==> inputs of job 4202 <==
==> flow/design.v <==
module mp2 #(
    parameter CLK_FREQ = 12000000,
    parameter INTERVAL = CLK_FREQ / 360
)(
    input logic clk,
    input logic rst,
    output logic RGB_R,
    output logic RGB_G,
    output logic RGB_B
);
    logic [31:0] counter;
    logic [8:0] hue;
    logic [7:0] pwm_r, pwm_g, pwm_b;
    logic [7:0] pwm_counter;
    always_ff @(posedge clk) begin
        if (rst) begin
            counter <= 0;
            hue <= 0;
        end
        else if (counter >= INTERVAL)
        begin
            counter <= 0;
            hue <= (hue >= 359) ? 0 : hue + 1;
        end
        else
        begin
            counter <= counter + 1;
        end
    end
    always_comb begin
        pwm_r = (hue < 60) ? 255 :
                (hue < 120) ? (255 * (120 - hue) / 60) :
                (hue < 180) ? 0 :
                (hue < 240) ? 0 :
                (hue < 300) ? (255 * (hue - 240) / 60) :
                255;
        pwm_g = (hue < 60) ? (255 * (hue - 0) / 60) :
                (hue < 180) ? 255 :
                (hue < 240) ? (255 * (240 - hue) / 60) :
                0;
        pwm_b = (hue < 120) ? 0 :
                (hue < 180) ? (255 * (hue - 120) / 60) :
                (hue < 300) ? 255 :
                (hue < 360) ? (255 * (360 - hue) / 60) :
                0;
    end
    always_ff @(posedge clk) begin
        if (rst) pwm_counter <= 0;
        else pwm_counter <= pwm_counter + 1;
    end
    assign {RGB_R, RGB_G, RGB_B} = {pwm_counter < pwm_r, pwm_counter < pwm_g, pwm_counter < pwm_b};
endmodule
==> flow/run.sh <==
#!/bin/bash
# the make line also repeats each setting of config.mk as NAME=value (left out here)
make -C /OpenROAD-flow-scripts/flow DESIGN_CONFIG=/design/flow/config.mk WORK_HOME=/design/flow/orfs CLKGATE_MAP_FILE= finish
==> flow/config.mk <==
export PLATFORM = sky130hd
export DESIGN_NAME = mp2
export DESIGN_NICKNAME = mp2
export VERILOG_FILES = /design/flow/design.v
export SDC_FILE = /design/flow/constraint.sdc
export NUM_CORES = 4
export LEC_CHECK = 0
export ABC_AREA = 1
export CAP_MARGIN = 20
export CORE_ASPECT_RATIO = 0.5
export CORE_MARGIN = 2
export CORE_UTILIZATION = 72
export CTS_CLUSTER_DIAMETER = 397
export CTS_CLUSTER_SIZE = 94
export PLACE_DENSITY = 0.42
export SETUP_SLACK_MARGIN = -1.27
export SLEW_MARGIN = 20
==> flow/constraint.sdc <==
create_clock -name core_clock -period 12.8 [get_ports {clk}]
set_input_delay 2.5600 -clock core_clock [delete_from_list [all_inputs] [get_ports {clk}]]
set_output_delay 2.5600 -clock core_clock [all_outputs]
set_load 0.01 [all_outputs]
==> job 1854: changes against job 4202 <==
==> flow/config.mk (replaced) <==
export PLATFORM = sky130hd
export DESIGN_NAME = mp2
export DESIGN_NICKNAME = mp2
export VERILOG_FILES = /design/flow/design.v
export SDC_FILE = /design/flow/constraint.sdc
export NUM_CORES = 4
export LEC_CHECK = 0
export CAP_MARGIN = 20
export CORE_MARGIN = 2
export CORE_UTILIZATION = 72
export CTS_CLUSTER_SIZE = 58
export MAX_ROUTING_LAYER = met4
export PLACE_DENSITY_LB_ADDON = 0.22
export SLEW_MARGIN = 20
export TNS_END_PERCENT = 5
==> flow/constraint.sdc (replaced) <==
create_clock -name core_clock -period 28.2 [get_ports {clk}]
set_input_delay 5.6400 -clock core_clock [delete_from_list [all_inputs] [get_ports {clk}]]
set_output_delay 5.6400 -clock core_clock [all_outputs]
set_load 0.01 [all_outputs]
==> job 9981: changes against job 4202 <==
==> flow/config.mk (replaced) <==
export PLATFORM = sky130hd
export DESIGN_NAME = mp2
export DESIGN_NICKNAME = mp2
export VERILOG_FILES = /design/flow/design.v
export SDC_FILE = /design/flow/constraint.sdc
export NUM_CORES = 4
export LEC_CHECK = 0
export ABC_AREA = 1
export CAP_MARGIN = 20
export CORE_MARGIN = 2
export CORE_UTILIZATION = 35
export CTS_CLUSTER_DIAMETER = 319
export CTS_CLUSTER_SIZE = 100
export SLEW_MARGIN = 20
export TNS_END_PERCENT = 70
==> flow/constraint.sdc (replaced) <==
create_clock -name core_clock -period 30.0 [get_ports {clk}]
set_input_delay 6.0000 -clock core_clock [delete_from_list [all_inputs] [get_ports {clk}]]
set_output_delay 6.0000 -clock core_clock [all_outputs]
set_load 0.01 [all_outputs]
==> Slide: Implementation Results <==
Implementation Results

Run status
  • Outcome: complete, no violations

Placed design
  • Setup slack at placement: 10.69 ns
  • Total placed instance area: 19300 um^2
  • Placed insts: 3283

Synthesis
  • Compound Share, Synth: 11.0%
  • Post-synth top cells: 601 x sky130_fd_sc_hd__inv_1, 513 x sky130_fd_sc_hd__nand2_1, 243 x sky130_fd_sc_hd__ha_1
  • Mux cell area share: 0.170%
  • Post-synthesis share of cell area spent on xor and xnor gates: 5.00%
  • Avg Synthesized Cell Area: 7.06 um^2
  • Cell count in the Yosys report: 2605
  • Distinct lib cells: 66
  • Adder and majority gate portion of the synthesized area: 41.3%
  • Instance count of the mapped netlist: 2605

Die
  • Die Footprint: 54400 um^2
  • Initial core utilization: 35.6%
the above is filed under job 9981

==> Slide: Implementation Results <==
Implementation Results

Synthesis
  • Mux cell area share: 1.03%
  • Compound Share, Synth: 20.8%
  • Post-synth top cells: 422 x sky130_fd_sc_hd__inv_1, 243 x sky130_fd_sc_hd__ha_1, 227 x sky130_fd_sc_hd__fa_1
  • Avg Synthesized Cell Area: 8.19 um^2
  • Adder and majority gate portion of the synthesized area: 41.9%
  • Distinct lib cells: 102
  • Post-synthesis share of cell area spent on xor and xnor gates: 8.05%
  • Cell count in the Yosys report: 2207

Placed design
  • Placed insts: 2515
  • Total placed instance area: 18500 um^2

Run status
  • Outcome: complete, no violations

Die
  • Die Footprint: 26400 um^2
the above is filed under job 1854

==> Slide: Implementation Results <==
Run Summary

Run status
  • Terminating stage of the flow: global routing (5_1_grt)
  • Outcome: aborted with a tool error

Placed design
  • Total placed instance area: 22000 um^2
  • Setup slack at placement: -1.44 ns
  • Placed insts: 3360

Synthesis
  • Mux cell area share: 0.170%
  • Cell count in the Yosys report: 2605
  • Instance count of the mapped netlist: 2605
  • Compound Share, Synth: 11.0%
  • Adder and majority gate portion of the synthesized area: 41.3%
  • Distinct lib cells: 66
  • Avg Synthesized Cell Area: 7.06 um^2
  • Post-synthesis share of cell area spent on xor and xnor gates: 5.00%
  • Cell with the most instances after synthesis: sky130_fd_sc_hd__inv_1

Die
  • Die Y-Extent: 117 um
  • Initial core utilization: 73.1%

CTS
  • Root Buffer: sky130_fd_sc_hd__clkbuf_16
the above is filed under job 4202


==> run a <==
Starts from the design.v that is shown in full above.
clock: 16.1 ns
lec_check: 0
cap_margin: 20
core_margin: 2
core_utilization: 64
cts_cluster_size: 76
setup_slack_margin: 2.99
slew_margin: 20
run.sh (not shown) runs the stock make flow with config.mk's settings and CLKGATE_MAP_FILE=.
==> run b: changes against run a <==
- CORE_UTILIZATION: 64 -> 66
- CTS_CLUSTER_DIAMETER: not set -> 197
- CTS_CLUSTER_SIZE: 76 -> 89
- SETUP_SLACK_MARGIN: 2.99 -> 0.13
==> flow/constraint.sdc (replaced) <==
create_clock -name core_clock -period 13.8 [get_ports {clk}]
set_input_delay 2.7600 -clock core_clock [delete_from_list [all_inputs] [get_ports {clk}]]
set_output_delay 2.7600 -clock core_clock [all_outputs]
set_load 0.01 [all_outputs]
==> comparison <==
Run a produced a clean layout. Run b aborted during 5_1_grt (GRT-0232).
In run b the die size is lower than in run a, by about 3%.
In area after synthesis, run b and run a do not differ.
Synthesized cell count is the same in run a and run b.
==> figures <==
quantity                                                                     run a                      run b
Post-synthesis async set-or-reset flop share                                    0%                         0%
Run status                                                          finished clean  aborted with a tool error
Last stage reached                                                               -                    5_1_grt
Number of core rows                                                             61                         60
Post-DP HPWL                                                              43400 um                   51100 um
Vertical die dimension                                                      172 um                     170 um
Synthesized area                                                      0.0181 sq mm               0.0181 sq mm
Mux frac, synth                                                              1.03%                      1.03%
Portion of synthesized cell area occupied by the leading cell type           25.1%                      25.1%
Final weighted congestion of routability-driven global placement             0.992                       1.06
Number of placed instances with taps included                                 2612                       3005
Die X                                                                       172 um                     170 um
Core area                                                             0.0278 sq mm               0.0270 sq mm
Post-place instance area                                              0.0193 sq mm               0.0225 sq mm
Post_cts resized                                                               258                        259
Placement Setup Slack                                                     0.214 ns                   -1.06 ns
Floorplan-stage core utilization                                             65.1%                      67.1%
Area of the die                                                       0.0296 sq mm               0.0287 sq mm
AND/OR/NAND/NOR Cells, Area Fraction                                         12.7%                      12.7%
Post-CTS setup buffer count                                                    133                         71

==> v22: inputs <==
Starts from the design.v that is shown in full above.
==> flow/config.mk <==
export PLATFORM = sky130hd
export DESIGN_NAME = mp2
export DESIGN_NICKNAME = mp2
export VERILOG_FILES = /design/flow/design.v
export SDC_FILE = /design/flow/constraint.sdc
export NUM_CORES = 4
export LEC_CHECK = 0
export CAP_MARGIN = 20
export CORE_MARGIN = 2
export CORE_UTILIZATION = 66
export CTS_CLUSTER_DIAMETER = 204
export HOLD_SLACK_MARGIN = 0.28
export SLEW_MARGIN = 20
==> flow/constraint.sdc <==
create_clock -name core_clock -period 13.8 [get_ports {clk}]
set_input_delay 2.7600 -clock core_clock [delete_from_list [all_inputs] [get_ports {clk}]]
set_output_delay 2.7600 -clock core_clock [all_outputs]
set_load 0.01 [all_outputs]
==> v34 (differences from v22) <==
- ABC_AREA: not set -> 1
- CORE_UTILIZATION: 66 -> 72
- CTS_CLUSTER_DIAMETER: 204 -> not set
- CTS_CLUSTER_SIZE: not set -> 58
- PLACE_DENSITY: not set -> 0.73
- SETUP_SLACK_MARGIN: not set -> 4.56
- TNS_END_PERCENT: not set -> 5
==> flow/constraint.sdc (replaced) <==
create_clock -name core_clock -period 16.1 [get_ports {clk}]
set_input_delay 3.2200 -clock core_clock [delete_from_list [all_inputs] [get_ports {clk}]]
set_output_delay 3.2200 -clock core_clock [all_outputs]
set_load 0.01 [all_outputs]
==> v14 (differences from v22) <==
- CORE_UTILIZATION: 66 -> 65
- CTS_CLUSTER_DIAMETER: 204 -> not set
- CTS_CLUSTER_SIZE: not set -> 58
- HOLD_SLACK_MARGIN: 0.28 -> not set
- MAX_ROUTING_LAYER: not set -> met4
==> flow/constraint.sdc (replaced) <==
create_clock -name core_clock -period 28.2 [get_ports {clk}]
set_input_delay 5.6400 -clock core_clock [delete_from_list [all_inputs] [get_ports {clk}]]
set_output_delay 5.6400 -clock core_clock [all_outputs]
set_load 0.01 [all_outputs]
==> v39 (differences from v22) <==
- CORE_UTILIZATION: 66 -> 57
- CTS_CLUSTER_DIAMETER: 204 -> not set
- HOLD_SLACK_MARGIN: 0.28 -> not set
==> flow/constraint.sdc (replaced) <==
create_clock -name core_clock -period 20.8 [get_ports {clk}]
set_input_delay 4.1600 -clock core_clock [delete_from_list [all_inputs] [get_ports {clk}]]
set_output_delay 4.1600 -clock core_clock [all_outputs]
set_load 0.01 [all_outputs]
==> notes <==
v22 stopped in global routing. v34 finished with timing, DRC and antenna clean. v14 finished clean. v39 ran to the end with no violations.
The highest critical path depth belongs to v34, the lowest to v39.
The lowest die size belongs to v34, the highest to v39.
Clock skew, highest first: v34, v14, v39.
Between v34 and v14, the lower hold slack is in v34 (gap 0.021 ns).
Of v14 and v39, v39 has the higher count of clock-buffer cells in the layout (gap 1).
